`flow/config.mk`:
```
export PLATFORM = sky130hd
export DESIGN_NAME = AXIS_FIR_v1_0
export DESIGN_NICKNAME = AXIS_FIR_v1_0
export VERILOG_FILES = /design/flow/design.v
export SDC_FILE = /design/flow/constraint.sdc
export NUM_CORES = 4
export LEC_CHECK = 0
export CAP_MARGIN = 20
export CELL_PAD_IN_SITES_GLOBAL_PLACEMENT = 2
export CORE_MARGIN = 2
export CORE_UTILIZATION = 66
export HOLD_SLACK_MARGIN = -0.04
export SLEW_MARGIN = 25
```
`flow/constraint.sdc`:
```
create_clock -name core_clock -period 4.66 [get_ports {s_axis_aclk}]
set_input_delay 0.9320 -clock core_clock [delete_from_list [all_inputs] [get_ports {s_axis_aclk}]]
set_output_delay 0.9320 -clock core_clock [all_outputs]
set_load 0.01 [all_outputs]
```
`flow/design.v`:
```
`timescale 1ns / 1ps
module FIR(
    input clk,
    input reset,
    input enable_fir,
    input signed [15:0] fir_data_in,
    output reg signed [31:0] fir_data_out 
    );
    reg signed [15:0] buff0, buff1, buff2, buff3, buff4, buff5, buff6, buff7, buff8, buff9, buff10, buff11, buff12, buff13, buff14;
    wire signed [15:0] tap0, tap1, tap2, tap3, tap4, tap5, tap6, tap7, tap8, tap9, tap10, tap11, tap12, tap13, tap14; 
    reg signed [31:0] acc0, acc1, acc2, acc3, acc4, acc5, acc6, acc7, acc8, acc9, acc10, acc11, acc12, acc13, acc14; 
    assign tap0 = 16'hfe64;
    assign tap1 = 16'hfc8a; 
    assign tap2 = 16'hfc04; 
    assign tap3 = 16'hff93; 
    assign tap4 = 16'h0883; 
    assign tap5 = 16'h14ef; 
    assign tap6 = 16'h1ff7; 
    assign tap7 = 16'h2463; 
    assign tap8 = 16'h1ff7; 
    assign tap9 = 16'h14ef;
    assign tap10 = 16'h0883; 
    assign tap11 = 16'hff93; 
    assign tap12 = 16'hfc04; 
    assign tap13 = 16'hfc8a; 
    assign tap14 = 16'hfe64;
	always @ (posedge clk)
        begin
            if(enable_fir == 1'b1)
                begin
                    buff0 <= fir_data_in;
                    acc0 <= tap0 * buff0;
                    buff1 <= buff0;  
                    acc1 <= tap1 * buff1;
                    buff2 <= buff1; 
                    acc2 <= tap2 * buff2;
                    buff3 <= buff2;     
                    acc3 <= tap3 * buff3;
                    buff4 <= buff3;  
                    acc4 <= tap4 * buff4;
                    buff5 <= buff4; 
                    acc5 <= tap5 * buff5;
                    buff6 <= buff5;  
                    acc6 <= tap6 * buff6;
                    buff7 <= buff6; 
                    acc7 <= tap7 * buff7;
                    buff8 <= buff7;  
                    acc8 <= tap8 * buff8;
                    buff9 <= buff8;     
                    acc9 <= tap9 * buff9;
                    buff10 <= buff9;   
                    acc10 <= tap10 * buff10;
                    buff11 <= buff10;    
                    acc11 <= tap11 * buff11;
                    buff12 <= buff11;    
                    acc12 <= tap12 * buff12;
                    buff13 <= buff12;  
                    acc13 <= tap13 * buff13;  
                    buff14 <= buff13;  
                    acc14 <= tap14 * buff14;  
                end
        end   
    always @ (posedge clk) 
        begin
            if (enable_fir == 1'b1)
                begin
                    fir_data_out <= acc0 + acc1 + acc2 + acc3 + acc4 + acc5 + acc6 + acc7 + acc8 + acc9 + acc10 + acc11 + acc12 + acc13 + acc14;
                end
        end 
endmodule
`timescale 1 ns / 1 ps
module AXIS_FIR_v1_0_S_AXIS #
    (
        parameter integer C_S_AXIS_TDATA_WIDTH	= 16
    )
    (
        input wire [3:0] s_axis_tkeep,
        output reg enable_fir,
        output reg [C_S_AXIS_TDATA_WIDTH-1 : 0] fir_data_in,
        input wire  S_AXIS_ACLK,
        input wire  S_AXIS_ARESETN,
        output wire  S_AXIS_TREADY,
        input wire [C_S_AXIS_TDATA_WIDTH-1 : 0] S_AXIS_TDATA,
        input wire [(C_S_AXIS_TDATA_WIDTH/8)-1 : 0] S_AXIS_TSTRB,
        input wire  S_AXIS_TLAST,
        input wire  S_AXIS_TVALID
    );
    function integer clogb2 (input integer bit_depth);
        begin
            for(clogb2=0; bit_depth>0; clogb2=clogb2+1)
                bit_depth = bit_depth >> 1;
        end
    endfunction
    localparam NUMBER_OF_INPUT_WORDS  = 8;
    localparam bit_num  = clogb2(NUMBER_OF_INPUT_WORDS-1);
    parameter [1:0] IDLE        = 1'b0,  
                    WRITE_FIFO  = 1'b1;  
    reg axis_tready;
    reg mst_exec_state; 
    genvar byte_index;   
    wire fifo_wren;
    reg fifo_full_flag;
    reg [bit_num-1:0] write_pointer;
    reg writes_done;
    assign S_AXIS_TREADY = axis_tready;
    always @ (posedge S_AXIS_ACLK) 
        begin  
            if (!S_AXIS_ARESETN) 
                begin
                  mst_exec_state <= IDLE;
                  axis_tready <= 1'b0;
                end  
            else
                case (mst_exec_state)
                    IDLE: 
                        if (S_AXIS_TVALID)
                            begin
                                mst_exec_state <= WRITE_FIFO;
                                axis_tready <= 1'b1;  
                            end
                        else
                            begin
                                mst_exec_state <= IDLE;
                                axis_tready <= 1'b0;  
                            end
                    WRITE_FIFO: 
                        if (writes_done)
                            begin
                                mst_exec_state <= IDLE;
                            end
                        else
                            begin
                                mst_exec_state <= WRITE_FIFO;
                            end
                endcase
        end
    always@(posedge S_AXIS_ACLK)
        begin
            if(!S_AXIS_ARESETN)
                begin
                    write_pointer <= 0;
                    writes_done <= 1'b0;
                end  
            else
                if (write_pointer <= NUMBER_OF_INPUT_WORDS-1)
                    begin
                        if (fifo_wren)
                            begin
                                write_pointer <= write_pointer + 1;
                                writes_done <= 1'b0;
                            end
                        if ((write_pointer == NUMBER_OF_INPUT_WORDS-1)|| S_AXIS_TLAST)
                            begin
                                writes_done <= 1'b1;
                            end
                    end  
        end
    assign fifo_wren = S_AXIS_TVALID && axis_tready;
    generate 
        for (byte_index=0; byte_index<= (C_S_AXIS_TDATA_WIDTH/8-1); byte_index=byte_index+1)
            begin:FIFO_GEN
                reg  [(C_S_AXIS_TDATA_WIDTH/4)-1:0] stream_data_fifo [0 : NUMBER_OF_INPUT_WORDS-1];
                always @ (posedge S_AXIS_ACLK)
                    begin
                        if (fifo_wren) 
                            begin
                                stream_data_fifo[write_pointer] <= S_AXIS_TDATA[(byte_index*8+7) -: 8];
                            end  
                    end  
            end		
    endgenerate
    always @ (posedge S_AXIS_ACLK)
        begin  
            if (!S_AXIS_ARESETN)
                begin 
                    enable_fir <= 1'b0;
                    fir_data_in <= 16'd0;
                end
            else if (fifo_wren)
                begin
                    enable_fir <= 1'b1;
                    fir_data_in <= S_AXIS_TDATA;
                end
            else 
                begin 
                    enable_fir <= enable_fir;
                    fir_data_in <= fir_data_in;
                end
        end  
endmodule
`timescale 1ns / 1ps
module AXIS_FIR_v1_0_M_AXIS #
    (
        parameter integer C_M_AXIS_TDATA_WIDTH	= 32,
        parameter integer C_M_START_COUNT	= 32
    )
	(
        output reg [3:0] m_axis_tkeep,
        input wire enable_fir,
        input wire [C_M_AXIS_TDATA_WIDTH-1 : 0] fir_data_out,
        input wire  M_AXIS_ACLK,
        input wire  M_AXIS_ARESETN,
        output wire  M_AXIS_TVALID,
        output wire [C_M_AXIS_TDATA_WIDTH-1 : 0] M_AXIS_TDATA,
        output wire [(C_M_AXIS_TDATA_WIDTH/8)-1 : 0] M_AXIS_TSTRB,
        output wire  M_AXIS_TLAST,
        input wire  M_AXIS_TREADY 
	);
	localparam NUMBER_OF_OUTPUT_WORDS = 8;                                               
	function integer clogb2 (input integer bit_depth);                                   
        begin                                                                              
            for(clogb2=0; bit_depth>0; clogb2=clogb2+1)                                      
                bit_depth = bit_depth >> 1;                                                    
        end                                                                                
	endfunction                                                                          
	localparam integer WAIT_COUNT_BITS = clogb2(C_M_START_COUNT-1);                      
	localparam bit_num  = clogb2(NUMBER_OF_OUTPUT_WORDS);                                
	parameter [1:0] IDLE          = 2'b00,  
	                INIT_COUNTER  = 2'b01,  
	                SEND_STREAM   = 2'b10;  
	reg [1:0] mst_exec_state;  
	reg [bit_num-1:0] read_pointer;                                                      
	reg [WAIT_COUNT_BITS-1 : 0] count;
	wire axis_tvalid;
	reg axis_tvalid_delay;
	wire axis_tlast;
	reg axis_tlast_delay;
	reg [C_M_AXIS_TDATA_WIDTH-1 : 0] stream_data_out;
	wire tx_en;
	reg tx_done;
	assign M_AXIS_TVALID = axis_tvalid_delay;
	assign M_AXIS_TDATA	 = stream_data_out;
	assign M_AXIS_TLAST	 = axis_tlast_delay;
	assign M_AXIS_TSTRB	 = {(C_M_AXIS_TDATA_WIDTH/8){1'b1}};
    always @(posedge M_AXIS_ACLK)                                             
        begin                                                                     
            if (!M_AXIS_ARESETN)                                                    
                begin                                                                 
                    mst_exec_state <= IDLE;                                             
                    count    <= 0;                                                      
                end                                                                   
            else                                                                    
                case (mst_exec_state)                                                 
                    IDLE:                                                               
                                mst_exec_state <= INIT_COUNTER;                              
                    INIT_COUNTER:                                                       
                        if (count == C_M_START_COUNT - 1)                               
                            begin                                                           
                                mst_exec_state <= SEND_STREAM;                               
                            end                                                             
                        else                                                              
                            begin                                                           
                                count <= count + 1;                                           
                                mst_exec_state <= INIT_COUNTER;                              
                            end                                                             
                    SEND_STREAM:                                                        
                        if (tx_done)                                                      
                            begin                                                           
                                mst_exec_state <= INIT_COUNTER;
                                count <= 0;                                     
                            end                                                             
                        else                                                              
                            begin                                                           
                                mst_exec_state <= SEND_STREAM;                                
                            end                                                             
                endcase                                                               
        end                                                                       
    assign axis_tvalid = (mst_exec_state != IDLE);
	assign axis_tlast = (read_pointer == NUMBER_OF_OUTPUT_WORDS-1);                                
    always @(posedge M_AXIS_ACLK)                                                                  
        begin                                                                                          
            if (!M_AXIS_ARESETN)                                                                         
                begin                                                                                      
                    axis_tvalid_delay <= 1'b0;                                                               
                    axis_tlast_delay <= 1'b0;                                                                
                end                                                                                        
            else                                                                                         
                begin                                                                                      
                    axis_tvalid_delay <= axis_tvalid;                                                        
                    axis_tlast_delay <= axis_tlast;                                                          
                end                                                                                        
        end                                                                                            
    always@(posedge M_AXIS_ACLK)                                               
        begin                                                                            
            if(!M_AXIS_ARESETN)                                                            
                begin                                                                        
                    read_pointer <= 0;                                                         
                    tx_done <= 1'b0;                                                           
                end                                                                          
            else                                                                           
            if (read_pointer <= NUMBER_OF_OUTPUT_WORDS-1)                                
                begin                                                                      
                    if (tx_en)                                                               
                        begin                                                                  
                            read_pointer <= read_pointer + 1;                                    
                            tx_done <= 1'b0;                                                     
                        end                                                                    
                end                                                                        
            else if (read_pointer == NUMBER_OF_OUTPUT_WORDS)                             
                begin                                                                      
                    tx_done <= 1'b1;   
                    read_pointer <= 0;  
                end                                                                        
        end                                                                              
	assign tx_en = M_AXIS_TREADY && axis_tvalid;   
    always @( posedge M_AXIS_ACLK )                  
        begin                                            
            if(!M_AXIS_ARESETN)                            
                begin                                        
                    stream_data_out <= 1;                      
                end                                          
            else if (tx_en) 
                begin                                        
                    stream_data_out <= fir_data_out;  
                end                                          
        end                                              
    always @ (posedge M_AXIS_ACLK)
        begin
            if (enable_fir == 1'b1 && M_AXIS_ARESETN == 1'b1)
                begin
                    m_axis_tkeep <= 4'hf;
                end
            else
                begin
                    m_axis_tkeep <= 4'h0;
                end
        end    
endmodule
`timescale 1 ns / 1 ps
module AXIS_FIR_v1_0 # 
    (
        parameter integer C_S_AXIS_TDATA_WIDTH	= 16,
        parameter integer C_M_AXIS_TDATA_WIDTH	= 32,
        parameter integer C_M_AXIS_START_COUNT	= 32
    )
    (
        input wire [3:0] s_axis_tkeep,
        output wire [3:0] m_axis_tkeep,
        input wire  s_axis_aclk,
        input wire  s_axis_aresetn,
        output wire  s_axis_tready,
        input wire [C_S_AXIS_TDATA_WIDTH-1 : 0] s_axis_tdata,
        input wire [(C_S_AXIS_TDATA_WIDTH/8)-1 : 0] s_axis_tstrb,
        input wire  s_axis_tlast,
        input wire  s_axis_tvalid,
        input wire  m_axis_aclk,
        input wire  m_axis_aresetn,
        output wire  m_axis_tvalid,
        output wire [C_M_AXIS_TDATA_WIDTH-1 : 0] m_axis_tdata,
        output wire [(C_M_AXIS_TDATA_WIDTH/8)-1 : 0] m_axis_tstrb,
        output wire  m_axis_tlast,
        input wire  m_axis_tready
    );
    wire [C_S_AXIS_TDATA_WIDTH-1 : 0] fir_data_in;
    wire [C_M_AXIS_TDATA_WIDTH-1 : 0] fir_data_out;
    wire enable_fir;
    AXIS_FIR_v1_0_S_AXIS # ( 
        .C_S_AXIS_TDATA_WIDTH(C_S_AXIS_TDATA_WIDTH)
    ) AXIS_FIR_v1_0_S_AXIS_inst (
        .s_axis_tkeep(s_axis_tkeep),
        .enable_fir(enable_fir),
        .fir_data_in(fir_data_in),
        .S_AXIS_ACLK(s_axis_aclk),
        .S_AXIS_ARESETN(s_axis_aresetn),
        .S_AXIS_TREADY(s_axis_tready),
        .S_AXIS_TDATA(s_axis_tdata),
        .S_AXIS_TSTRB(s_axis_tstrb),
        .S_AXIS_TLAST(s_axis_tlast),
        .S_AXIS_TVALID(s_axis_tvalid)
    );
    AXIS_FIR_v1_0_M_AXIS # ( 
        .C_M_AXIS_TDATA_WIDTH(C_M_AXIS_TDATA_WIDTH),
        .C_M_START_COUNT(C_M_AXIS_START_COUNT)
    ) AXIS_FIR_v1_0_M_AXIS_inst (
        .m_axis_tkeep(m_axis_tkeep),
        .enable_fir(enable_fir),
        .fir_data_out(fir_data_out),
        .M_AXIS_ACLK(s_axis_aclk),
        .M_AXIS_ARESETN(s_axis_aresetn),
        .M_AXIS_TVALID(m_axis_tvalid),
        .M_AXIS_TDATA(m_axis_tdata),
        .M_AXIS_TSTRB(m_axis_tstrb),
        .M_AXIS_TLAST(m_axis_tlast),
        .M_AXIS_TREADY(m_axis_tready)
    );
    FIR LPF_FIR_inst (
        .clk(s_axis_aclk),
        .reset(s_axis_aresetn),
        .enable_fir(enable_fir),
        .fir_data_in(fir_data_in),  
        .fir_data_out(fir_data_out)  
    );
endmodule
```
`flow/run.sh`:
```
#!/bin/bash
# the make line also repeats each setting of config.mk as NAME=value (left out here)
make -C /OpenROAD-flow-scripts/flow DESIGN_CONFIG=/design/flow/config.mk WORK_HOME=/design/flow/orfs CLKGATE_MAP_FILE= finish
```
==> results of run 1 <==
==> results_slide.txt, run 1 <==
Flow Results at a Glance

Status
  • Result of the run: did not finish
  • Stage reached: global placement without I/O
  • Error Message: [ERROR GPL-0301] Utilization 102.508 % exceeds 100%.

Logic synthesis
  • Post-synthesis cell type with the largest combined area: sky130_fd_sc_hd__fa_1
  • Count of warnings emitted by yosys: 3
  • Most used standard cells in the synthesized netlist: 2026 x sky130_fd_sc_hd__inv_1, 1288 x sky130_fd_sc_hd__ha_1, 1137 x sky130_fd_sc_hd__fa_1
  • Post-synthesis sequential element count: 717
  • Gate count of the mapped netlist: 7357
  • Complex-gate fraction of the synthesized area: roughly 6.9%
  • Proportion of register bits with asynchronous set or reset after synthesis: 0%
  • Distinct cell type count after synthesis: 77
  • Flip-flops with a built-in enable: 647
  • Yosys-reported design area after synthesis: 81100 um^2
  • Fraction of the yosys area taken by sequential cells: ~26%
  • Top post-synthesis cells by area: sky130_fd_sc_hd__fa_1 28%, sky130_fd_sc_hd__edfxtp_1 24%, sky130_fd_sc_hd__ha_1 20%
  • XOR/XNOR Fraction of Synth Area: around 4.6%
  • Synth top cell by count: sky130_fd_sc_hd__inv_1
  • Main flop type: sky130_fd_sc_hd__edfxtp_1
  • Biggest combinational cell group after synthesis: adder cells
  • Fraction of the mapped netlist area in simple logic gates: under 10%
  • Synth top area share: 28.1%
  • Post-Synthesis Mean Instance Area: 11.0 um^2
  • FA/HA/MAJ Cells, Area Fraction: around 48%
  • Synth Cell Area: 81100 um^2
  • Mux contribution to synthesized area: 0.535%
  • Number of cells in the yosys synthesis report: 7357

Die
  • Placeable core area: 122000 um^2
  • Die Footprint: 126000 um^2
  • Die span in y: 355 um
  • FP Core Util: about two thirds
  • Cell row count: 128
  • Horiz. Die Dim: between 300 and 400 um
==> run 2: changes to the inputs <==
Settings changed: CELL_PAD_IN_SITES_GLOBAL_PLACEMENT 2 to 0, CORE_ASPECT_RATIO set to 1.54, CORE_MARGIN 2 to 3, CORE_UTILIZATION 66 to 72, GPL_ROUTABILITY_DRIVEN set to 1, GPL_TIMING_DRIVEN set to 1, HOLD_SLACK_MARGIN -0.04 to unset, SLEW_MARGIN 25 to 20, TNS_END_PERCENT set to 65.
Clock period 4.66 ns to 5.65 ns, I/O delays scaled along.
==> run 2 against run 1 <==
Synthesized cell count unchanged. Die size down 7.1%. Now fails the layout checks on setup timing. Synthesized area stayed put.
==> results_slide.txt, run 2 <==
Run Summary

Status
  • Result of the run: finished with violations (was did not finish)
  • Layout checks that failed: setup timing

Hold path
  • Launch point of the worst hold path: AXIS_FIR_v1_0_S_AXIS_inst.fir_data_in[4]
  • Endpoint of the worst hold-timing path: LPF_FIR_inst.buff0[4]
  • WHS Path Cells: 0
  • Class of the tightest hold or removal check: register to register

Route
  • Detailed-routing iteration count for the pre-antenna-repair pass: 5
  • Wire length after detailed routing: roughly 210000 um
  • Antenna viol nets, final: 0
  • Average wire per cell in the routed design: 21.8 um
  • Via/cell ratio: 5.73
  • DRC marker count from the first detailed-route iteration: 3435
  • Total number of vias: around 55000
  • Residual DRC count: 0

Final timing
  • Unrepaired setup endpoints after global routing: yes
  • Final Hold Viols: 0
  • Setup violations, final: 42
  • Transition at the pin with the smallest max-transition slack: 1.11 ns
  • Rel. slew slack: 26.0%
  • Count of final max-slew check failures: 0
  • Setup Skew: 0.0285 ns
  • Post-route fraction of the period consumed by the critical path: 110%
  • Post-layout minimum cycle time: a little over 6 ns
  • Peak Freq: 161 MHz
  • Final setup slack of the worst path: -0.545 ns

Place
  • DP Worst Slack: -0.778 ns
  • Final weighted congestion of routability-driven global placement: ~0.99
  • HPWL reported at the end of detailed placement: about 170000 um
  • Post-placement cell area: 87400 um^2
  • Number of cells after detailed placement: 9364
  • Count of port buffers added during placement: 59

Logic synthesis
  • Post-synthesis cell type with the largest combined area: sky130_fd_sc_hd__fa_1 (unchanged)
  • Count of warnings emitted by yosys: 3 (unchanged)
  • Synth top area share: 28.1% (unchanged)
  • Post-synthesis sequential element count: 717 (unchanged)
  • Distinct cell type count after synthesis: 77 (unchanged)
  • Top post-synthesis cells by area: sky130_fd_sc_hd__fa_1 28%, sky130_fd_sc_hd__edfxtp_1 24%, sky130_fd_sc_hd__ha_1 20% (unchanged)
  • Complex-gate fraction of the synthesized area: 6.88% (unchanged)
  • Most used standard cells in the synthesized netlist: 2026 x sky130_fd_sc_hd__inv_1, 1288 x sky130_fd_sc_hd__ha_1, 1137 x sky130_fd_sc_hd__fa_1 (unchanged)
  • Fraction of the yosys area taken by sequential cells: 25.7% (unchanged)
  • Gate count of the mapped netlist: 7357 (unchanged)
  • Main flop type: sky130_fd_sc_hd__edfxtp_1 (unchanged)
  • Synth top cell by count: sky130_fd_sc_hd__inv_1 (unchanged)
  • Mux contribution to synthesized area: 0.535% (unchanged)
  • Synth Cell Area: 81100 um^2 (unchanged)
  • Proportion of register bits with asynchronous set or reset after synthesis: 0% (unchanged)
  • XOR/XNOR Fraction of Synth Area: 4.58% (unchanged)
  • Flip-flops with a built-in enable: 647 (unchanged)
  • Post-Synthesis Mean Instance Area: 11.0 um^2 (unchanged)
  • FA/HA/MAJ Cells, Area Fraction: 47.9% (unchanged)
  • Number of cells in the yosys synthesis report: 7357 (unchanged)
  • Fraction of the mapped netlist area in simple logic gates: 4.79% (unchanged)
  • Biggest combinational cell group after synthesis: adder cells (unchanged)
  • Yosys-reported design area after synthesis: 81100 um^2 (unchanged)

Die
  • Die span in y: 423 um (was 355 um)
  • Placeable core area: 112000 um^2 (was 122000 um^2)
  • Die Footprint: 117000 um^2 (was 126000 um^2)
  • Cell row count: 152 (was 128)
  • Horiz. Die Dim: 276 um (was 355 um)
  • Total I/O pin count: between 70 and 80
  • FP Core Util: 72.7% (was 66.6%)

Clock tree
  • Insertion delay of the later-clocked pin in the worst-skew pair: around 0.7 ns
  • CTS Buf Count: 77
  • Clock Root Buffer: sky130_fd_sc_hd__clkbuf_16
  • Largest buffer count on any clock path: 3
  • Post-CTS Hold Buffers: 0
  • Clock Pin Slew Worst Setup and Hold Paths: 0.06 ns
  • TritonCTS clock tree: done
  • Clock H-tree levels: 3
  • TritonCTS sink count: 717

GRT
  • Maximum number of pins on one net before global-route repair: 202
  • Antenna violations before repair: 4
  • All-layer global routing usage: approximately 36%
  • Overall overflow remaining after global route: 0
  • Wire length of the first global-routing pass: 321000 um
  • Number of global-route vias before repair: 60200

Worst setup path
  • Worst reg2reg path depth: 22
  • Critical path class: register to register
  • Crit start category: register
  • Number of logic stages on the critical path including buffering: 22
  • Reg-to-reg endpoint: LPF_FIR_inst.acc6[30]
  • Sum of buffers and inverters on the critical path: 6
  • Library cell appearing most often on the critical path: sky130_fd_sc_hd__fa_1
  • Slowest stage cell on the critical path: sky130_fd_sc_hd__fa_1
  • Series of cell instances along the critical path: buf_6 -> buf_6 -> fa_1 -> inv_2 -> fa_1 -> inv_1 -> fa_1 -> fa_1 -> fa_1 -> inv_1 -> fa_1 -> inv_2 -> ha_4 -> nand3_4 -> a2111oi_4 -> a22oi_2 -> o21ai_2 -> nand4_1 -> a2111o_1 -> nor2b_4 -> o31a_1 -> xnor2_1
  • Category of the worst setup path capture point: register
  • Crit Path Max Fanout: 3
  • R2R Path Start: LPF_FIR_inst.buff6[6]
  • Worst stage delay on the critical path: approximately 0.52 ns
  • Setup slack of the worst register-to-register path: -0.55 ns
  • Startpoint of the most critical setup path: LPF_FIR_inst.buff6[6]
  • WP data required: 6.05 ns
  • Top Family by Delay on Critical Path: adder cells
  • Data arrival at the endpoint of the critical path: 6.60 ns
  • Capturing instance or port of the critical path: LPF_FIR_inst.acc6[30]

Flow run
  • Number of OpenROAD warnings: 121
  • Max capacitance violation total: 0

Final layout
  • Final std cells w/o fill: between 9000 and 10000
  • Number of nets in the finished design: between 10000 and 15000
  • Area Growth Syn to Fin: 14.8%
  • Cell area after layout: 93100 um^2
run 2: what timing repair did:
item | in CTS | in global routing
gates cloned | 0 | 1
endpoints found under the setup margin | 62 | 78
setup buffers | 62 | 100
resized | 236 | 231
pin swaps | 168 | 186
run 2: cell type report:
| type | count | area, um^2 |
|---|---|---|
| antenna | 3 | 7.51 |
| clock buffer | 94 | 2110 |
| clock inverter | 50 | 592 |
| fill | 6343 | 18500 |
| inverter | 2026 | 7600 |
| multi-input combinational | 4573 | 54200 |
| sequential | 717 | 20800 |
| tap | 1463 | 1830 |
| timing repair buffer | 729 | 5910 |
run 2: metal layers:
metal | up-vias | routed length (um) | track usage, % | share of wire, %
met5 | - | 9 | 0 | 0.0043
met2 | 1780 | 109000 | 64.4 | 52
met4 | 2 | 19900 | 26.3 | 9.5
met3 | 765 | 9370 | 3.66 | 4.5
met1 | 27700 | 72300 | 39.7 | 34
li1 | 25100 | - | - | -
run 2: stage by stage:
stage	util [%]	TNS (ns)	hold WS, ns
floorplan	-	-12.84	0.408
global placement	78.3	-14.89	0.415
detailed placement	78.3	-19.30	0.421
CTS	81.9	-5.61	0.427
global route	83.4	-14.82	0.449
finish	83.4	-7.95	0.431
==> run 3: changes to the inputs <==
Settings changed: CAP_MARGIN 20 to 15, CELL_PAD_IN_SITES_GLOBAL_PLACEMENT 0 to unset, CORE_ASPECT_RATIO 1.54 to unset, CORE_MARGIN 3 to 2, CTS_CLUSTER_DIAMETER set to 28, CTS_CLUSTER_SIZE set to 44, GPL_ROUTABILITY_DRIVEN 1 to unset, GPL_TIMING_DRIVEN 1 to unset, HOLD_SLACK_MARGIN set to -0.08, SETUP_SLACK_MARGIN set to 1.24, TNS_END_PERCENT 65 to unset.
Clock period 5.65 ns to 4.17 ns, I/O delays scaled along.
==> run 3 against run 2 <==
The run now fails in global routing. Synthesized area unchanged. Die size decreased by 1.2%. Synthesized cell count unchanged.
==> results_slide.txt, run 3 <==
Flow Results at a Glance

Status
  • Stage reached: global routing
  • Result of the run: did not finish (was finished with violations)
  • Error Message: [ERROR GRT-0232] Routing congestion too high. Check the congestion heatmap in the GUI.

Clock tree
  • Largest buffer count on any clock path: 3 (unchanged)
  • CTS Buf Count: 183 (was 77)
  • TritonCTS sink count: 717 (unchanged)
  • Post-CTS Hold Buffers: 0 (unchanged)
  • Clock Root Buffer: sky130_fd_sc_hd__clkbuf_16 (unchanged)
  • Clock H-tree levels: 4 (was 3)

Die
  • Placeable core area: 112000 um^2 (about the same)
  • Total I/O pin count: 72 (unchanged)
  • Cell row count: 123 (was 152)
  • FP Core Util: 72.3% (was 72.7%)
  • Horiz. Die Dim: 340 um (was 276 um)
  • Die span in y: 340 um (was 423 um)
  • Die Footprint: 115000 um^2 (was 117000 um^2)

Logic synthesis
  • Complex-gate fraction of the synthesized area: 6.88% (unchanged)
  • Top post-synthesis cells by area: sky130_fd_sc_hd__fa_1 28%, sky130_fd_sc_hd__edfxtp_1 24%, sky130_fd_sc_hd__ha_1 20% (unchanged)
  • Mux contribution to synthesized area: 0.535% (unchanged)
  • Most used standard cells in the synthesized netlist: 2026 x sky130_fd_sc_hd__inv_1, 1288 x sky130_fd_sc_hd__ha_1, 1137 x sky130_fd_sc_hd__fa_1 (unchanged)
  • Biggest combinational cell group after synthesis: adder cells (unchanged)
  • FA/HA/MAJ Cells, Area Fraction: 47.9% (unchanged)
  • Synth top cell by count: sky130_fd_sc_hd__inv_1 (unchanged)
  • Yosys-reported design area after synthesis: 81100 um^2 (unchanged)
  • Count of warnings emitted by yosys: 3 (unchanged)
  • Fraction of the yosys area taken by sequential cells: 25.7% (unchanged)
  • Main flop type: sky130_fd_sc_hd__edfxtp_1 (unchanged)
  • Gate count of the mapped netlist: 7357 (unchanged)
  • Proportion of register bits with asynchronous set or reset after synthesis: 0% (unchanged)
  • Fraction of the mapped netlist area in simple logic gates: 4.79% (unchanged)
  • Post-synthesis cell type with the largest combined area: sky130_fd_sc_hd__fa_1 (unchanged)
  • Post-Synthesis Mean Instance Area: 11.0 um^2 (unchanged)
  • Synth Cell Area: 81100 um^2 (unchanged)
  • Number of cells in the yosys synthesis report: 7357 (unchanged)
  • XOR/XNOR Fraction of Synth Area: 4.58% (unchanged)
  • Synth top area share: 28.1% (unchanged)
  • Post-synthesis sequential element count: 717 (unchanged)
  • Flip-flops with a built-in enable: 647 (unchanged)
  • Distinct cell type count after synthesis: 77 (unchanged)

Place
  • Post-placement cell area: 93400 um^2 (was 87400 um^2)
  • Count of port buffers added during placement: 59 (unchanged)
  • HPWL reported at the end of detailed placement: 178000 um (was 168000 um)
  • Final weighted congestion of routability-driven global placement: 0.990 (was 0.986)

GRT
  • All-layer global routing usage: 112%
  • Overall overflow remaining after global route: 15900
## run 3: through the flow
step / instances / TNS, ns / setup slack [ns]
after CTS: 10600 / -156.76 / -1.86
after global placement: 10000 / -154.96 / -1.80
after detailed placement: 10000 / -171.99 / -1.96
after floorplan: 7360 / -741.66 / -1.87
## run 3: metal layers
layer / GRT overflow / track usage, %
met1: 125 / 94.2
met2: 13000 / 154
met3: 101 / 84.1
met4: 2726 / 123
met5: 28 / 54.9
## run 3: timing repair
action,4_1_cts
gates resized,767
endpoints found under the setup margin,325
buffers inserted,208
endpoints found under the hold margin,0
pin swaps,431
==> run 4: changes to the inputs <==
Settings changed: SETUP_SLACK_MARGIN 1.24 to -0.4.
Clock period 4.17 ns to 5.88 ns, I/O delays scaled along.
==> run 4 against run 3 <==
The layout now fails its checks (setup timing). Synthesized area unchanged. Die size unchanged. Synthesized cell count unchanged.
==> results_slide.txt, run 4 <==
Run Summary

Final timing
  • Unrepaired setup endpoints after global routing: yes
  • Final Hold Viols: 0
  • Rel. slew slack: around a quarter
  • Sum Neg Setup Slack: -4.33 ns
  • Setup violations, final: 33
  • Final setup slack of the worst path: -0.389 ns
  • Transition at the pin with the smallest max-transition slack: 1.10 ns
  • Peak Freq: around 160 MHz
  • Post-route fraction of the period consumed by the critical path: 107%
  • Setup Skew: 0.0461 ns
  • Count of final max-slew check failures: 0
  • Post-layout minimum cycle time: 6.27 ns

Hold path
  • Class of the tightest hold or removal check: register to register
  • Launch point of the worst hold path: AXIS_FIR_v1_0_S_AXIS_inst.fir_data_in[13]
  • WHS Path Cells: 0
  • Endpoint of the worst hold-timing path: LPF_FIR_inst.buff0[13]

Logic synthesis
  • Mux contribution to synthesized area: 0.535% (unchanged)
  • Main flop type: sky130_fd_sc_hd__edfxtp_1 (unchanged)
  • Post-synthesis cell type with the largest combined area: sky130_fd_sc_hd__fa_1 (unchanged)
  • FA/HA/MAJ Cells, Area Fraction: 47.9% (unchanged)
  • Post-Synthesis Mean Instance Area: 11.0 um^2 (unchanged)
  • Fraction of the yosys area taken by sequential cells: 25.7% (unchanged)
  • Number of cells in the yosys synthesis report: 7357 (unchanged)
  • Complex-gate fraction of the synthesized area: 6.88% (unchanged)
  • Top post-synthesis cells by area: sky130_fd_sc_hd__fa_1 28%, sky130_fd_sc_hd__edfxtp_1 24%, sky130_fd_sc_hd__ha_1 20% (unchanged)
  • Gate count of the mapped netlist: 7357 (unchanged)
  • Biggest combinational cell group after synthesis: adder cells (unchanged)
  • Synth top cell by count: sky130_fd_sc_hd__inv_1 (unchanged)
  • Fraction of the mapped netlist area in simple logic gates: 4.79% (unchanged)
  • Proportion of register bits with asynchronous set or reset after synthesis: 0% (unchanged)
  • Post-synthesis sequential element count: 717 (unchanged)
  • Count of warnings emitted by yosys: 3 (unchanged)
  • Flip-flops with a built-in enable: 647 (unchanged)
  • XOR/XNOR Fraction of Synth Area: 4.58% (unchanged)
  • Synth Cell Area: 81100 um^2 (unchanged)
  • Yosys-reported design area after synthesis: 81100 um^2 (unchanged)
  • Distinct cell type count after synthesis: 77 (unchanged)
  • Most used standard cells in the synthesized netlist: 2026 x sky130_fd_sc_hd__inv_1, 1288 x sky130_fd_sc_hd__ha_1, 1137 x sky130_fd_sc_hd__fa_1 (unchanged)
  • Synth top area share: 28.1% (unchanged)

GRT
  • Wire length of the first global-routing pass: 312000 um
  • Maximum number of pins on one net before global-route repair: 186
  • All-layer global routing usage: between 30 and 40%
  • Overall overflow remaining after global route: 0
  • Antenna violations before repair: 2
  • Number of global-route vias before repair: 58000

Worst setup path
  • Startpoint of the most critical setup path: LPF_FIR_inst.buff6[7]
  • Number of logic stages on the critical path including buffering: 21
  • Data arrival at the endpoint of the critical path: 6.81 ns
  • Setup slack of the worst register-to-register path: -0.39 ns
  • Reg-to-reg endpoint: LPF_FIR_inst.acc6[30]
  • R2R Path Start: LPF_FIR_inst.buff6[7]
  • Crit start category: register
  • WP data required: 6.42 ns
  • Worst reg2reg path depth: 21
  • Sum of buffers and inverters on the critical path: 5
  • Crit Path Max Fanout: 4
  • Library cell appearing most often on the critical path: sky130_fd_sc_hd__fa_1
  • Worst stage delay on the critical path: approximately 0.55 ns
  • Critical path class: register to register
  • Category of the worst setup path capture point: register
  • Series of cell instances along the critical path: buf_4 -> fa_1 -> inv_1 -> fa_1 -> inv_1 -> fa_1 -> fa_1 -> fa_1 -> inv_1 -> fa_1 -> inv_1 -> ha_1 -> nand3_2 -> a2111oi_4 -> a22oi_2 -> o21ai_2 -> nand4_1 -> a2111o_1 -> nor2b_2 -> o31a_1 -> xnor2_1
  • Capturing instance or port of the critical path: LPF_FIR_inst.acc6[30]
  • Top Family by Delay on Critical Path: adder cells
  • Slowest stage cell on the critical path: sky130_fd_sc_hd__fa_1

Die
  • FP Core Util: 72.3% (unchanged)
  • Die span in y: 340 um (unchanged)
  • Cell row count: 123 (unchanged)
  • Horiz. Die Dim: 340 um (unchanged)
  • Placeable core area: 112000 um^2 (unchanged)
  • Die Footprint: 115000 um^2 (unchanged)
  • Total I/O pin count: 72 (unchanged)

Place
  • Number of cells after detailed placement: 9251 (was 10000)
  • HPWL reported at the end of detailed placement: 158000 um (was 178000 um)
  • Final weighted congestion of routability-driven global placement: 1.01 (was 0.990)
  • Count of port buffers added during placement: 59 (unchanged)

Clock tree
  • Largest buffer count on any clock path: 3 (unchanged)
  • TritonCTS sink count: 717 (unchanged)
  • Clock Root Buffer: sky130_fd_sc_hd__clkbuf_16 (unchanged)
  • Clock H-tree levels: 4 (unchanged)
  • Insertion delay of the later-clocked pin in the worst-skew pair: 0.82 ns
  • CTS Buf Count: 182 (was 183)
  • TritonCTS clock tree: done
  • Clock Pin Slew Worst Setup and Hold Paths: 0.05 ns

Route
  • Wire length after detailed routing: 196000 um
  • Detailed-routing iteration count for the pre-antenna-repair pass: 6
  • Via/cell ratio: ~5.6
  • Residual DRC count: 0
  • Antenna viol nets, final: 0
  • Average wire per cell in the routed design: 20.4 um
  • Number of inserted diodes: 0
  • Total number of vias: 54200
  • DRC marker count from the first detailed-route iteration: 3970

Status
  • Layout checks that failed: setup timing
  • Result of the run: finished with violations (was did not finish)

Flow run
  • Max capacitance violation total: 0
  • Number of OpenROAD warnings: roughly 120

Final layout
  • Final std cells w/o fill: 9609
  • Area Growth Syn to Fin: 14.7%
  • Number of nets in the finished design: 10400
run 4: final cells by class:
type,count,area (um^2)
Multi-Input combinational cell,4573,52700
Fill cell,6396,19100
Inverter,2026,7610
Sequential cell,717,20800
Clock inverter,141,1750
Tap cell,1500,1880
Clock buffer,198,4660
Timing Repair Buffer,454,3600
run 4: metrics by stage:
stage          cell area (um^2)  hold WS, ns  setup slack, ns  utilization, %
2_1_floorplan             81200        0.408           -0.393               -
3_3_place_gp              86300        0.413           -0.401            76.9
3_5_place_dp              86300        0.415           -0.617            76.9
4_1_cts                   92800        0.428           -0.377            82.7
5_1_grt                   93100        0.442           -0.654            83.0
6_report                  93100        0.432           -0.389            83.0
run 4: per-layer routing:
metal  part of all wire (%)  vias to the layer above  global-route usage, %
li1                       -                    24800                      -
met1                     41                    27200                   47.3
met3                    6.4                      397                   5.54
met2                     48                     1717                   58.7
met5                 0.0066                        -                      0
met4                    4.1                        2                   14.0
run 4: timing repair:
action                     4_1_cts  5_1_grt
setup endpoints to repair        6       19
pin swaps                        2       20
hold buffers                     0        0
gates resized                    8       62
setup buffers                    4       14
gates cloned                     0        0
==> run 5: changes to the inputs <==
Settings changed: ABC_AREA set to 1, CAP_MARGIN 15 to 0, CTS_CLUSTER_DIAMETER 28 to unset, CTS_CLUSTER_SIZE 44 to unset, HOLD_SLACK_MARGIN -0.08 to unset, PLACE_DENSITY set to 0.41, SETUP_SLACK_MARGIN -0.4 to unset, TNS_END_PERCENT set to 5.
Clock period 5.88 ns to 4.77 ns, I/O delays scaled along.
==> run 5 against run 4 <==
Still fails the layout checks on setup timing. Clock skew grew 0.0072 ns. Non-clock buffer count increased by 328. First-iteration DRC count increased by 110%. Utilization up 0.46 points. Register-to-register slack worse by 1.1 ns. Synthesized area grew 8.2%. Synthesized cell count grew 29%. Via count increased by 33%. Final cell count rose by 25%. Critical endpoint is now LPF_FIR_inst.acc8[19]. Highest routed layer unchanged.
==> results_slide.txt, run 5 <==
Run Summary

Status
  • Result of the run: finished with violations (unchanged)
  • Layout checks that failed: setup timing (unchanged)

Route
  • Wire length after detailed routing: 282000 um (was 196000 um)
  • Detailed-routing iteration count for the pre-antenna-repair pass: 14 (was 6)
  • Residual DRC count: 0 (unchanged)
  • Average wire per cell in the routed design: 23.4 um (was 20.4 um)
  • Total number of vias: 72000 (was 54200)
  • Via/cell ratio: 5.97 (was 5.64)
  • Antenna viol nets, final: 0 (unchanged)
  • DRC marker count from the first detailed-route iteration: 8411 (was 3970)

Worst setup path
  • Data arrival at the endpoint of the critical path: 6.73 ns (was 6.81 ns)
  • Worst stage delay on the critical path: 0.70 ns (was 0.55 ns)
  • Setup slack of the worst register-to-register path: -1.49 ns (was -0.39 ns)
  • Category of the worst setup path capture point: register (unchanged)
  • Sum of buffers and inverters on the critical path: 6 (was 5)
  • Series of cell instances along the critical path: buf_6 -> ha_1 -> inv_1 -> fa_1 -> fa_1 -> inv_1 -> ha_1 -> inv_1 -> fa_1 -> inv_1 -> fa_2 -> ha_4 -> nand2_1 -> nand2_1 -> a21oi_4 -> nand2_1 -> nand2_1 -> nand3_1 -> nand2_1 -> inv_1 -> nor2_1 (was buf_4 -> fa_1 -> inv_1 -> fa_1 -> inv_1 -> fa_1 -> fa_1 -> fa_1 -> inv_1 -> fa_1 -> inv_1 -> ha_1 -> nand3_2 -> a2111oi_4 -> a22oi_2 -> o21ai_2 -> nand4_1 -> a2111o_1 -> nor2b_2 -> o31a_1 -> xnor2_1)
  • Reg-to-reg endpoint: LPF_FIR_inst.acc8[19] (was LPF_FIR_inst.acc6[30])
  • WP data required: 5.24 ns (was 6.42 ns)
  • Top Family by Delay on Critical Path: adder cells (unchanged)
  • Worst reg2reg path depth: 21 (unchanged)
  • Slowest stage cell on the critical path: sky130_fd_sc_hd__fa_1 (unchanged)
  • Number of logic stages on the critical path including buffering: 21 (unchanged)
  • Critical path class: register to register (unchanged)
  • R2R Path Start: LPF_FIR_inst.buff8[6] (was LPF_FIR_inst.buff6[7])
  • Crit Path Max Fanout: 5 (was 4)
  • Capturing instance or port of the critical path: LPF_FIR_inst.acc8[19] (was LPF_FIR_inst.acc6[30])
  • Startpoint of the most critical setup path: LPF_FIR_inst.buff8[6] (was LPF_FIR_inst.buff6[7])
  • Crit start category: register (unchanged)

Logic synthesis
  • Top post-synthesis cells by area: sky130_fd_sc_hd__fa_1 26%, sky130_fd_sc_hd__edfxtp_1 22%, sky130_fd_sc_hd__ha_1 18% (was sky130_fd_sc_hd__fa_1 28%, sky130_fd_sc_hd__edfxtp_1 24%, sky130_fd_sc_hd__ha_1 20%)
  • Synth top cell by count: sky130_fd_sc_hd__inv_1 (unchanged)
  • Distinct cell type count after synthesis: 50 (was 77)
  • Yosys-reported design area after synthesis: 87800 um^2 (was 81100 um^2)
  • XOR/XNOR Fraction of Synth Area: 3.20% (was 4.58%)
  • Proportion of register bits with asynchronous set or reset after synthesis: 0% (unchanged)
  • Fraction of the mapped netlist area in simple logic gates: 12.9% (was 4.79%)
  • Synth Cell Area: 87800 um^2 (was 81100 um^2)
  • Post-synthesis cell type with the largest combined area: sky130_fd_sc_hd__fa_1 (unchanged)
  • Complex-gate fraction of the synthesized area: 4.64% (was 6.88%)
  • Synth top area share: 25.9% (was 28.1%)
  • Post-synthesis sequential element count: 717 (unchanged)
  • Most used standard cells in the synthesized netlist: 2576 x sky130_fd_sc_hd__inv_1, 1508 x sky130_fd_sc_hd__nand2_1, 1288 x sky130_fd_sc_hd__ha_1 (was 2026 x sky130_fd_sc_hd__inv_1, 1288 x sky130_fd_sc_hd__ha_1, 1137 x sky130_fd_sc_hd__fa_1)
  • Mux contribution to synthesized area: 0.0257% (was 0.535%)
  • Fraction of the yosys area taken by sequential cells: 23.7% (was 25.7%)
  • Gate count of the mapped netlist: 9506 (was 7357)
  • Number of cells in the yosys synthesis report: 9506 (was 7357)
  • Count of warnings emitted by yosys: 3 (unchanged)
  • Post-Synthesis Mean Instance Area: 9.23 um^2 (was 11.0 um^2)
  • Flip-flops with a built-in enable: 647 (unchanged)
  • Main flop type: sky130_fd_sc_hd__edfxtp_1 (unchanged)
  • Biggest combinational cell group after synthesis: adder cells (unchanged)
  • FA/HA/MAJ Cells, Area Fraction: 44.3% (was 47.9%)

Clock tree
  • CTS Buf Count: 84 (was 182)
  • Clock Root Buffer: sky130_fd_sc_hd__clkbuf_16 (unchanged)
  • Post-CTS Hold Buffers: 0 (unchanged)
  • Largest buffer count on any clock path: 3 (unchanged)
  • Clock H-tree levels: 3 (was 4)
  • Insertion delay of the later-clocked pin in the worst-skew pair: 0.75 ns (was 0.82 ns)
  • TritonCTS clock tree: done (unchanged)
  • Clock Pin Slew Worst Setup and Hold Paths: 0.07 ns (was 0.05 ns)
  • TritonCTS sink count: 717 (unchanged)

Flow run
  • Number of OpenROAD warnings: 127 (was 119)
  • Max capacitance violation total: 0 (unchanged)

Final layout
  • Final std cells w/o fill: 12100 (was 9609)
  • Cell area after layout: 101000 um^2 (was 93100 um^2)
  • Final core area utilization: 83.4% (was 83.0%)
  • Area Growth Syn to Fin: 15.4% (was 14.7%)
  • Number of fill cells: 6771 (was 6396)
  • Number of nets in the finished design: 12800 (was 10400)

Die
  • Horiz. Die Dim: 353 um (was 340 um)
  • Die span in y: 353 um (was 340 um)
  • Die Footprint: 125000 um^2 (was 115000 um^2)
  • Total I/O pin count: 72 (unchanged)
  • FP Core Util: 72.3% (about the same)
  • Cell row count: 128 (was 123)
  • Placeable core area: 121000 um^2 (was 112000 um^2)

Final timing
  • Post-layout minimum cycle time: 6.26 ns (was 6.27 ns)
  • Unrepaired setup endpoints after global routing: yes (unchanged)
  • Transition at the pin with the smallest max-transition slack: 1.10 ns (about the same)
  • Sum Neg Setup Slack: -63.99 ns (was -4.33 ns)
  • Rel. slew slack: 26.6% (was 26.4%)
  • Post-route fraction of the period consumed by the critical path: 131% (was 107%)
  • Final Hold Viols: 0 (unchanged)
  • Peak Freq: 160 MHz (about the same)
  • Count of final max-slew check failures: 0 (unchanged)
  • Final setup slack of the worst path: -1.49 ns (was -0.389 ns)
  • Setup violations, final: 109 (was 33)
  • Worst hold-check slack: 0.418 ns (was 0.432 ns)
  • Setup Skew: 0.0533 ns (was 0.0461 ns)

GRT
  • GRT Max-Usage Layer: met2 (unchanged)
  • GR Util met1: 55.2% (was 47.3%)
  • Antenna violations before repair: 21 (was 2)
  • Number of global-route vias before repair: 74100 (was 58000)
  • Maximum number of pins on one net before global-route repair: 136 (was 186)
  • Wire length of the first global-routing pass: 414000 um (was 312000 um)
  • Met3 usage in global routing: 9.25% (was 5.54%)
  • All-layer global routing usage: 43.7% (was 35.4%)
  • GR Util met2: 70.8% (was 58.7%)
  • Overall overflow remaining after global route: 0 (unchanged)

Place
  • Count of port buffers added during placement: 59 (unchanged)
  • HPWL reported at the end of detailed placement: 214000 um (was 158000 um)
  • Number of cells after detailed placement: 11800 (was 9251)
  • DP Worst Slack: -0.699 ns (was -0.617 ns)
  • Final weighted congestion of routability-driven global placement: 1.02 (was 1.01)
  • Post-placement cell area: 95500 um^2 (was 86300 um^2)

Hold path
  • Endpoint of the worst hold-timing path: LPF_FIR_inst.buff0[1] (was LPF_FIR_inst.buff0[13])
  • Launch point of the worst hold path: AXIS_FIR_v1_0_S_AXIS_inst.fir_data_in[1] (was AXIS_FIR_v1_0_S_AXIS_inst.fir_data_in[13])
  • Class of the tightest hold or removal check: register to register (unchanged)
  • WHS Path Cells: 0 (unchanged)
-- run 5: cell type report --
cell class | instances | area, um^2 | share of cell area, %
multi-input combinational | 6179 | 59600 | 58.8
inverter | 2584 | 9710 | 9.59
tap | 1625 | 2030 | 2.01
clock inverter | 56 | 505 | 0.499
clock buffer | 97 | 2220 | 2.20
timing repair buffer | 782 | 6340 | 6.26
antenna | 12 | 30.0 | 0.0297
sequential | 717 | 20800 | 20.6
-- run 5: timing repair --
action | 4_1_cts | 5_1_grt
gates cloned | 0 | 0
pin swaps | 79 | 99
hold endpoints to repair | 0 | 0
endpoints found under the setup margin | 112 | 127
buffers inserted | 29 | 32
gates resized | 292 | 280
-- run 5: routing by layer --
layer  share of wire, %  vias to the layer above
met1                 36                    34700
met4                7.8                       26
met5               0.10                        -
li1                   -                    31200
met3                 11                     1470
met2                 46                     4641
==> run 6: changes to the inputs <==
Settings changed: ABC_AREA 1 to unset, CAP_MARGIN 0 to 15, CELL_PAD_IN_SITES_GLOBAL_PLACEMENT set to 0, CORE_ASPECT_RATIO set to 0.72, GPL_ROUTABILITY_DRIVEN set to 1, GPL_TIMING_DRIVEN set to 1, HOLD_SLACK_MARGIN set to -0.04, PLACE_DENSITY 0.41 to unset, SETUP_SLACK_MARGIN set to -0.31, SLEW_MARGIN 20 to 40, TNS_END_PERCENT 5 to 65.
Clock period 4.77 ns to 5.26 ns, I/O delays scaled along.
==> run 6 against run 5 <==
The layout still fails its checks (setup timing). Final cell count shrank 18%. Flip-flop count stayed put. Sequential share of layout area increased by 1.4 points. Hold slack gained 0.015 ns. Worst setup slack improved by 0.57 ns. Wire length shrank 20%. Synthesized area shrank 7.6%. Clock skew increased by 0.0048 ns. Register-to-register slack improved by 0.57 ns. Fmax grew 1.3%. Count of clock-buffer cells in the layout grew 6. Die size decreased by 7.5%. Largest cell class unchanged. Highest routed layer unchanged.
==> results_slide.txt, run 6 <==
Run Summary

Die
  • Die span in y: 289 um (was 353 um)
  • Cell row count: 104 (was 128)
  • Placeable core area: 112000 um^2 (was 121000 um^2)
  • FP Core Util: 72.6% (was 72.3%)
  • Die Footprint: 115000 um^2 (was 125000 um^2)
  • Total I/O pin count: 72 (unchanged)
  • Horiz. Die Dim: 400 um (was 353 um)

Logic synthesis
  • Proportion of register bits with asynchronous set or reset after synthesis: 0% (unchanged)
  • Biggest combinational cell group after synthesis: adder cells (unchanged)
  • Fraction of the yosys area taken by sequential cells: 25.7% (was 23.7%)
  • Gate count of the mapped netlist: 7357 (was 9506)
  • Mux contribution to synthesized area: 0.535% (was 0.0257%)
  • Most used standard cells in the synthesized netlist: 2026 x sky130_fd_sc_hd__inv_1, 1288 x sky130_fd_sc_hd__ha_1, 1137 x sky130_fd_sc_hd__fa_1 (was 2576 x sky130_fd_sc_hd__inv_1, 1508 x sky130_fd_sc_hd__nand2_1, 1288 x sky130_fd_sc_hd__ha_1)
  • Main flop type: sky130_fd_sc_hd__edfxtp_1 (unchanged)
  • Count of warnings emitted by yosys: 3 (unchanged)
  • Top post-synthesis cells by area: sky130_fd_sc_hd__fa_1 28%, sky130_fd_sc_hd__edfxtp_1 24%, sky130_fd_sc_hd__ha_1 20% (was sky130_fd_sc_hd__fa_1 26%, sky130_fd_sc_hd__edfxtp_1 22%, sky130_fd_sc_hd__ha_1 18%)
  • Yosys-reported design area after synthesis: 81100 um^2 (was 87800 um^2)
  • Post-Synthesis Mean Instance Area: 11.0 um^2 (was 9.23 um^2)
  • Number of cells in the yosys synthesis report: 7357 (was 9506)
  • Flip-flops with a built-in enable: 647 (unchanged)
  • Post-synthesis cell type with the largest combined area: sky130_fd_sc_hd__fa_1 (unchanged)
  • Synth top cell by count: sky130_fd_sc_hd__inv_1 (unchanged)
  • Synth Cell Area: 81100 um^2 (was 87800 um^2)
  • Distinct cell type count after synthesis: 77 (was 50)
  • Post-synthesis sequential element count: 717 (unchanged)
  • Synth top area share: 28.1% (was 25.9%)
  • FA/HA/MAJ Cells, Area Fraction: 47.9% (was 44.3%)
  • Complex-gate fraction of the synthesized area: 6.88% (was 4.64%)
  • XOR/XNOR Fraction of Synth Area: 4.58% (was 3.20%)
  • Fraction of the mapped netlist area in simple logic gates: 4.79% (was 12.9%)

Worst setup path
  • Category of the worst setup path capture point: register (unchanged)
  • Series of cell instances along the critical path: fa_1 -> inv_1 -> fa_1 -> inv_1 -> fa_1 -> fa_2 -> fa_2 -> fa_1 -> ha_1 -> a21o_1 -> a21o_1 -> a31o_2 -> a221o_1 -> a31oi_4 -> o21ai_2 -> o31ai_2 -> or4b_4 -> o311ai_2 (was buf_6 -> ha_1 -> inv_1 -> fa_1 -> fa_1 -> inv_1 -> ha_1 -> inv_1 -> fa_1 -> inv_1 -> fa_2 -> ha_4 -> nand2_1 -> nand2_1 -> a21oi_4 -> nand2_1 -> nand2_1 -> nand3_1 -> nand2_1 -> inv_1 -> nor2_1)
  • Startpoint of the most critical setup path: LPF_FIR_inst.acc6[14] (was LPF_FIR_inst.buff8[6])
  • Worst reg2reg path depth: 18 (was 21)
  • Top Family by Delay on Critical Path: adder cells (unchanged)
  • Library cell appearing most often on the critical path: sky130_fd_sc_hd__fa_1
  • Data arrival at the endpoint of the critical path: 6.69 ns (was 6.73 ns)
  • Worst stage delay on the critical path: 0.61 ns (was 0.70 ns)
  • Setup slack of the worst register-to-register path: -0.92 ns (was -1.49 ns)
  • Crit start category: register (unchanged)
  • Critical path class: register to register (unchanged)
  • Slowest stage cell on the critical path: sky130_fd_sc_hd__fa_1 (unchanged)
  • Capturing instance or port of the critical path: LPF_FIR_inst.fir_data_out[30] (was LPF_FIR_inst.acc8[19])
  • R2R Path Start: LPF_FIR_inst.acc6[14] (was LPF_FIR_inst.buff8[6])
  • Reg-to-reg endpoint: LPF_FIR_inst.fir_data_out[30] (was LPF_FIR_inst.acc8[19])
  • Sum of buffers and inverters on the critical path: 2 (was 6)
  • Crit Path Max Fanout: 2 (was 5)
  • WP data required: 5.76 ns (was 5.24 ns)
  • Number of logic stages on the critical path including buffering: 18 (was 21)

Final timing
  • Setup Skew: 0.0581 ns (was 0.0533 ns)
  • Final setup slack of the worst path: -0.923 ns (was -1.49 ns)
  • Final Hold Viols: 0 (unchanged)
  • Setup violations, final: 94 (was 109)
  • Unrepaired setup endpoints after global routing: yes (unchanged)
  • Count of final max-slew check failures: 0 (unchanged)
  • Peak Freq: 162 MHz (was 160 MHz)
  • Post-layout minimum cycle time: 6.18 ns (was 6.26 ns)
  • Post-route fraction of the period consumed by the critical path: 118% (was 131%)
  • Rel. slew slack: 44.5% (was 26.6%)
  • Transition at the pin with the smallest max-transition slack: 0.821 ns (was 1.10 ns)

Place
  • Final weighted congestion of routability-driven global placement: 1.02 (about the same)
  • HPWL reported at the end of detailed placement: 173000 um (was 214000 um)
  • Number of cells after detailed placement: 9593 (was 11800)
  • Count of port buffers added during placement: 59 (unchanged)
  • Post-placement cell area: 89100 um^2 (was 95500 um^2)

Route
  • Met3 routed WL: 23600 um (was 30900 um)
  • Antenna viol nets, final: 0 (unchanged)
  • Via/cell ratio: 5.86 (was 5.97)
  • Routed length on met1: 90300 um (was 100000 um)
  • Detailed-routing iteration count for the pre-antenna-repair pass: 6 (was 14)
  • Average wire per cell in the routed design: 22.9 um (was 23.4 um)
  • Total number of vias: 57600 (was 72000)
  • DRC marker count from the first detailed-route iteration: 5707 (was 8411)
  • Wire length after detailed routing: 225000 um (was 282000 um)
  • Highest layer used for signal routing: met5 (unchanged)
  • Residual DRC count: 0 (unchanged)
  • Length of routed met2 wiring: 102000 um (was 128000 um)

Status
  • Result of the run: finished with violations (unchanged)
  • Layout checks that failed: setup timing (unchanged)

Flow run
  • Max capacitance violation total: 0 (unchanged)
  • Number of OpenROAD warnings: 121 (was 127)

Final layout
  • Final std cells w/o fill: 9837 (was 12100)
  • Area Growth Syn to Fin: 16.6% (was 15.4%)
  • Number of nets in the finished design: 10700 (was 12800)
  • Final core area utilization: 84.7% (was 83.4%)
  • Cell area after layout: 94600 um^2 (was 101000 um^2)

Clock tree
  • CTS Buf Count: 80 (was 84)
  • TritonCTS clock tree: done (unchanged)
  • Clock Pin Slew Worst Setup and Hold Paths: 0.07 ns (about the same)
  • Insertion delay of the later-clocked pin in the worst-skew pair: 0.72 ns (was 0.75 ns)
  • TritonCTS sink count: 717 (unchanged)
  • Clock H-tree levels: 3 (unchanged)
  • Largest buffer count on any clock path: 3 (unchanged)
  • Post-CTS Hold Buffers: 0 (unchanged)
  • Clock Root Buffer: sky130_fd_sc_hd__clkbuf_16 (unchanged)

Hold path
  • Endpoint of the worst hold-timing path: LPF_FIR_inst.buff0[2] (was LPF_FIR_inst.buff0[1])
  • Launch point of the worst hold path: AXIS_FIR_v1_0_S_AXIS_inst.fir_data_in[2] (was AXIS_FIR_v1_0_S_AXIS_inst.fir_data_in[1])
  • Class of the tightest hold or removal check: register to register (unchanged)
  • WHS Path Cells: 0 (unchanged)

GRT
  • All-layer global routing usage: 38.6% (was 43.7%)
  • Maximum number of pins on one net before global-route repair: 166 (was 136)
  • Number of global-route vias before repair: 59900 (was 74100)
  • Wire length of the first global-routing pass: 336000 um (was 414000 um)
  • Overall overflow remaining after global route: 0 (unchanged)
  • Antenna violations before repair: 11 (was 21)
-- run 6: cell type report --
cell class              count  area (um^2)
flip-flops and latches    717        20800
inverters                2026         7600
diodes                      5         12.5
clock inverters            44          588
well taps                1484         1860
clock buffers             103         2180
multi-input cells        4573        54400
repair buffers            885         7160
fillers                  6000        17200
-- run 6: what timing repair did --
| item | in CTS | in global routing |
|---|---|---|
| pin swaps | 185 | 177 |
| gates resized | 266 | 228 |
| setup endpoints to repair | 62 | 83 |
| setup buffers | 66 | 68 |
-- run 6: through the flow --
| step | hold WS, ns | worst slack (ns) | setup TNS [ns] |
|---|---|---|---|
| 2_1_floorplan | 0.408 | -1.25 | -33.94 |
| 3_3_place_gp | 0.413 | -1.07 | -36.54 |
| 3_5_place_dp | 0.418 | -1.19 | -43.08 |
| 4_1_cts | 0.434 | -0.850 | -28.80 |
| 5_1_grt | 0.451 | -1.08 | -49.93 |
| 6_report | 0.434 | -0.923 | -36.67 |
-- run 6: layer usage --
metal  vias to the layer above  GRT usage, %
met5                         -             0
li1                      25400             -
met1                     28700          54.9
met3                       610          8.50
met4                         6          11.2
met2                      2860          60.3
==> run 7: changes to the inputs <==
Settings changed: ABC_AREA set to 1, CAP_MARGIN 15 to 0, CELL_PAD_IN_SITES_GLOBAL_PLACEMENT 0 to unset, CORE_ASPECT_RATIO 0.72 to unset, GPL_ROUTABILITY_DRIVEN 1 to unset, GPL_TIMING_DRIVEN 1 to unset, HOLD_SLACK_MARGIN -0.04 to unset, PLACE_DENSITY set to 0.41, SETUP_SLACK_MARGIN -0.31 to 1.65, SLEW_MARGIN 40 to 20, TNS_END_PERCENT 65 to 5.
Clock period 5.26 ns to 5.82 ns, I/O delays scaled along.
==> run 7 against run 6 <==
The run now finishes clean. Wire length grew 10%. Cell area rose by 2.1%. Critical path depth is 2 higher. Worst setup slack better by 1.3 ns. Clock skew down 0.011 ns. Hold slack got worse by 0.0073 ns. First-iteration DRC count is 21% higher. Utilization decreased by 5.1 points.
==> results_slide.txt, run 7 <==
Run Summary

Worst setup path
  • R2R Path Start: LPF_FIR_inst.buff8[7] (was LPF_FIR_inst.acc6[14])
  • Startpoint of the most critical setup path: LPF_FIR_inst.buff8[7] (was LPF_FIR_inst.acc6[14])
  • Crit Path Max Fanout: 5 (was 2)
  • Library cell appearing most often on the critical path: sky130_fd_sc_hd__fa_1 (unchanged)
  • Worst reg2reg path depth: 20 (was 18)
  • Top Family by Delay on Critical Path: adder cells (unchanged)
  • Critical path class: register to register (unchanged)
  • Slowest stage cell on the critical path: sky130_fd_sc_hd__fa_1 (unchanged)
  • Category of the worst setup path capture point: register (unchanged)
  • Setup slack of the worst register-to-register path: 0.37 ns (was -0.92 ns)
  • Number of logic stages on the critical path including buffering: 20 (was 18)
  • Capturing instance or port of the critical path: LPF_FIR_inst.acc8[20] (was LPF_FIR_inst.fir_data_out[30])

Die
  • Total I/O pin count: 72 (unchanged)
  • Die Footprint: 125000 um^2 (was 115000 um^2)
  • Horiz. Die Dim: 353 um (was 400 um)
  • FP Core Util: 72.3% (was 72.6%)
  • Die span in y: 353 um (was 289 um)
  • Placeable core area: 121000 um^2 (was 112000 um^2)

Place
  • Count of port buffers added during placement: 59 (unchanged)
  • Final weighted congestion of routability-driven global placement: 1.04 (was 1.02)

Logic synthesis
  • Fraction of the yosys area taken by sequential cells: 23.7% (was 25.7%)
  • Synth Cell Area: 87800 um^2 (was 81100 um^2)
  • Post-synthesis sequential element count: 717 (unchanged)
  • FA/HA/MAJ Cells, Area Fraction: 44.3% (was 47.9%)
  • Yosys-reported design area after synthesis: 87800 um^2 (was 81100 um^2)
  • Post-Synthesis Mean Instance Area: 9.23 um^2 (was 11.0 um^2)
  • Proportion of register bits with asynchronous set or reset after synthesis: 0% (unchanged)
  • XOR/XNOR Fraction of Synth Area: 3.20% (was 4.58%)
  • Biggest combinational cell group after synthesis: adder cells (unchanged)
  • Most used standard cells in the synthesized netlist: 2576 x sky130_fd_sc_hd__inv_1, 1508 x sky130_fd_sc_hd__nand2_1, 1288 x sky130_fd_sc_hd__ha_1 (was 2026 x sky130_fd_sc_hd__inv_1, 1288 x sky130_fd_sc_hd__ha_1, 1137 x sky130_fd_sc_hd__fa_1)
  • Main flop type: sky130_fd_sc_hd__edfxtp_1 (unchanged)
  • Count of warnings emitted by yosys: 3 (unchanged)
  • Distinct cell type count after synthesis: 50 (was 77)

Final timing
  • Rel. slew slack: 30.0% (was 44.5%)
  • Setup violations, final: 0 (was 94)
  • Worst hold-check slack: 0.426 ns (was 0.434 ns)
  • Final Hold Viols: 0 (unchanged)
  • Unrepaired setup endpoints after global routing: yes (unchanged)
  • Setup Skew: 0.0466 ns (was 0.0581 ns)
  • Post-layout minimum cycle time: 5.45 ns (was 6.18 ns)

Route
  • Residual DRC count: 0 (unchanged)
  • Antenna viol nets, final: 0 (unchanged)
  • Wire length after detailed routing: 248000 um (was 225000 um)
  • Average wire per cell in the routed design: 21.4 um (was 22.9 um)

Clock tree
  • TritonCTS clock tree: done (unchanged)
  • CTS Buf Count: 85 (was 80)
  • Largest buffer count on any clock path: 3 (unchanged)
  • Insertion delay of the later-clocked pin in the worst-skew pair: 0.74 ns (was 0.72 ns)
  • Clock Pin Slew Worst Setup and Hold Paths: 0.08 ns (was 0.07 ns)
  • TritonCTS sink count: 717 (unchanged)
  • Clock H-tree levels: 3 (unchanged)

GRT
  • Overall overflow remaining after global route: 0 (unchanged)
  • All-layer global routing usage: 39.7% (was 38.6%)
  • Number of global-route vias before repair: 68000 (was 59900)
  • Maximum number of pins on one net before global-route repair: 168 (was 166)

Final layout
  • Area Growth Syn to Fin: 10.1% (was 16.6%)
  • Number of nets in the finished design: 12300 (was 10700)
  • Number of fill cells: 7782 (was 6000)

Hold path
  • Endpoint of the worst hold-timing path: LPF_FIR_inst.buff0[5] (was LPF_FIR_inst.buff0[2])

Flow run
  • Max capacitance violation total: 0 (unchanged)
  • Number of OpenROAD warnings: 121 (unchanged)

Status
  • Result of the run: no timing/DRC/antenna violations (was finished with violations)
## run 7: final cells by class
| cell class | count | area [um^2] | area share (%) |
|---|---|---|---|
| repair buffers | 291 | 2510 | 2.60 |
| flip-flops and latches | 717 | 20800 | 21.6 |
| multi-input cells | 6179 | 58700 | 60.7 |
| diodes | 1 | 2.50 | 0.00259 |
| inverters | 2584 | 9720 | 10.1 |
| clock buffers | 109 | 2390 | 2.48 |
| clock inverters | 51 | 469 | 0.486 |
| well taps | 1625 | 2030 | 2.10 |
## run 7: per-layer routing
metal | GRT usage, % | part of all wire, % | vias to the layer above
li1 | - | - | 30200
met1 | 53.8 | 39 | 32500
met2 | 64.1 | 46 | 3334
met3 | 6.86 | 9.5 | 742
met4 | 16.4 | 5.3 | 8
met5 | 0 | 0.025 | -
## run 7: per-stage QoR
step	utilization, %	cell area [um^2]	worst slack, ns	cells
6_report	79.6	96600	0.369	11600
5_1_grt	79.6	96600	0.257	11600
4_1_cts	78.9	95800	0.627	11500
3_5_place_dp	75.0	91000	0.269	11200
3_3_place_gp	75.0	91000	0.311	11200
2_1_floorplan	-	87900	0.403	9509
## run 7: repair_timing
action	CTS	global route
pin swaps	83	56
endpoints found under the setup margin	146	159
gates resized	254	154
hold endpoints to repair	0	0
setup buffers	121	31
